## comparator_latch
module comparator_latch #
(
  parameter n_to_response_time = -1038,
  parameter p_to_response_time = -1020,
  parameter const_response_time = 1285,
  parameter n_to_tau = -1248,
  parameter p_to_tau = 1037,
  parameter const_tau = 1042,
  parameter n_to_response_time_lh = -1752,
  parameter p_to_response_time_lh = -1006,
  parameter const_response_time_lh = 1185,
  parameter n_to_tau_lh = 1131,
  parameter p_to_tau_lh = -1115,
  parameter const_tau_lh = 1529
)
(
  input clk,
  input reset,
  input sys_clk,
  input [15-1:0] n,
  input [15-1:0] p,
  output [35-1:0] out
);
For scale: about 6800 cells after synthesis, ~25 flip-flops, roughly 68 I/O pins, roughly 57000 um2 of cells after synthesis.
==> flow/config.mk <==
export PLATFORM = sky130hd
export DESIGN_NAME = comparator_latch
export DESIGN_NICKNAME = comparator_latch
export VERILOG_FILES = /design/flow/design.v
export SDC_FILE = /design/flow/constraint.sdc
export NUM_CORES = 4
export LEC_CHECK = 0
export ABC_AREA = 1
export CAP_MARGIN = 20
export CORE_MARGIN = 2
export CORE_UTILIZATION = 40
export CTS_CLUSTER_DIAMETER = 88
export CTS_CLUSTER_SIZE = 99
export HOLD_SLACK_MARGIN = -0.1
export PLACE_DENSITY_LB_ADDON = 0.07
export SETUP_SLACK_MARGIN = -2.0
export SLEW_MARGIN = 20
export TNS_END_PERCENT = 25
==> flow/constraint.sdc <==
create_clock -name core_clock -period 26.0 [get_ports {clk}]
set_input_delay 5.2000 -clock core_clock [delete_from_list [all_inputs] [get_ports {clk}]]
set_output_delay 5.2000 -clock core_clock [all_outputs]
set_load 0.01 [all_outputs]
run.sh (not shown) runs the stock make flow with config.mk's settings and CLKGATE_MAP_FILE=.
Next try:
- ABC_AREA: 1 -> 0
- CAP_MARGIN: 20 -> 5
- CELL_PAD_IN_SITES_DETAIL_PLACEMENT: default -> 1
- CORE_ASPECT_RATIO: default -> 0.55
- CORE_MARGIN: 2 -> 7
- CTS_CLUSTER_DIAMETER: 88 -> 68
- CTS_CLUSTER_SIZE: 99 -> 86
- GPL_ROUTABILITY_DRIVEN: default -> 1
- GPL_TIMING_DRIVEN: default -> 0
- HOLD_SLACK_MARGIN: -0.1 -> default
- MAX_ROUTING_LAYER: default -> met4
- PLACE_DENSITY_LB_ADDON: 0.07 -> default
- SETUP_SLACK_MARGIN: -2.0 -> default
- TNS_END_PERCENT: 25 -> default
Global-route usage falls by 0.34 points.
Hold slack improved by 0.066 ns.
Cell area falls by a few percent.
Routed wire length falls slightly.
Synthesized area falls by a few percent.
Core utilization rises by 0.50 points.
Count of clock-buffer cells in the layout is unchanged.
Non-clock buffer count rises by 7.
Worst setup slack got worse by 0.43 ns.
Next try:
- ABC_AREA: 0 -> 1
- CAP_MARGIN: 5 -> 25
- CELL_PAD_IN_SITES_DETAIL_PLACEMENT: 1 -> default
- CORE_ASPECT_RATIO: 0.55 -> default
- CTS_CLUSTER_DIAMETER: 68 -> default
- CTS_CLUSTER_SIZE: 86 -> default
- GPL_ROUTABILITY_DRIVEN: 1 -> 0
What happened: The changed run produced a clean layout. Sequential cell count stays the same. Cell count came out higher by about a fifth. Critical path depth goes up by 7.
Next try:
- ABC_AREA: 1 -> 0
- CAP_MARGIN: 25 -> 5
- CELL_PAD_IN_SITES_DETAIL_PLACEMENT: default -> 2
- CORE_ASPECT_RATIO: default -> 0.55
- CTS_CLUSTER_DIAMETER: default -> 68
- This time the run ended with an error in 5_1_grt with ODB-0269
- synthesized area goes down by 5.5%
- synthesized cell count goes down by 16%
- die area goes down by 5.0%
Next try:
- CAP_MARGIN: 5 -> 20
- CELL_PAD_IN_SITES_DETAIL_PLACEMENT: 2 -> default
- CORE_ASPECT_RATIO: 0.55 -> default
- CORE_MARGIN: 7 -> 2
- CTS_CLUSTER_DIAMETER: 68 -> 100
- CTS_CLUSTER_SIZE: default -> 99
- GPL_ROUTABILITY_DRIVEN: 0 -> default
- GPL_TIMING_DRIVEN: 0 -> default
- HOLD_SLACK_MARGIN: default -> -0.1
- MAX_ROUTING_LAYER: met4 -> default
- SETUP_SLACK_MARGIN: default -> -2.0
- TNS_END_PERCENT: default -> 25
The changed run ran to the end with no violations.
Area after synthesis does not change.
Die area came out lower by 5.5%.
Synthesized cell count stays the same.
Next try:
- ABC_AREA: 0 -> default
- CTS_CLUSTER_DIAMETER: 100 -> default
- CTS_CLUSTER_SIZE: 99 -> default
- HOLD_SLACK_MARGIN: -0.1 -> default
- SETUP_SLACK_MARGIN: -2.0 -> default
- TNS_END_PERCENT: 25 -> default
- clock period: 26.0 -> 19.5 ns (I/O delays scaled with it)
With this change the flow finished with setup timing left.
Design area grows by 16%.
Register-to-register slack got worse by 6.4 ns.
Via count grows by 11%.
Area after synthesis stays the same.
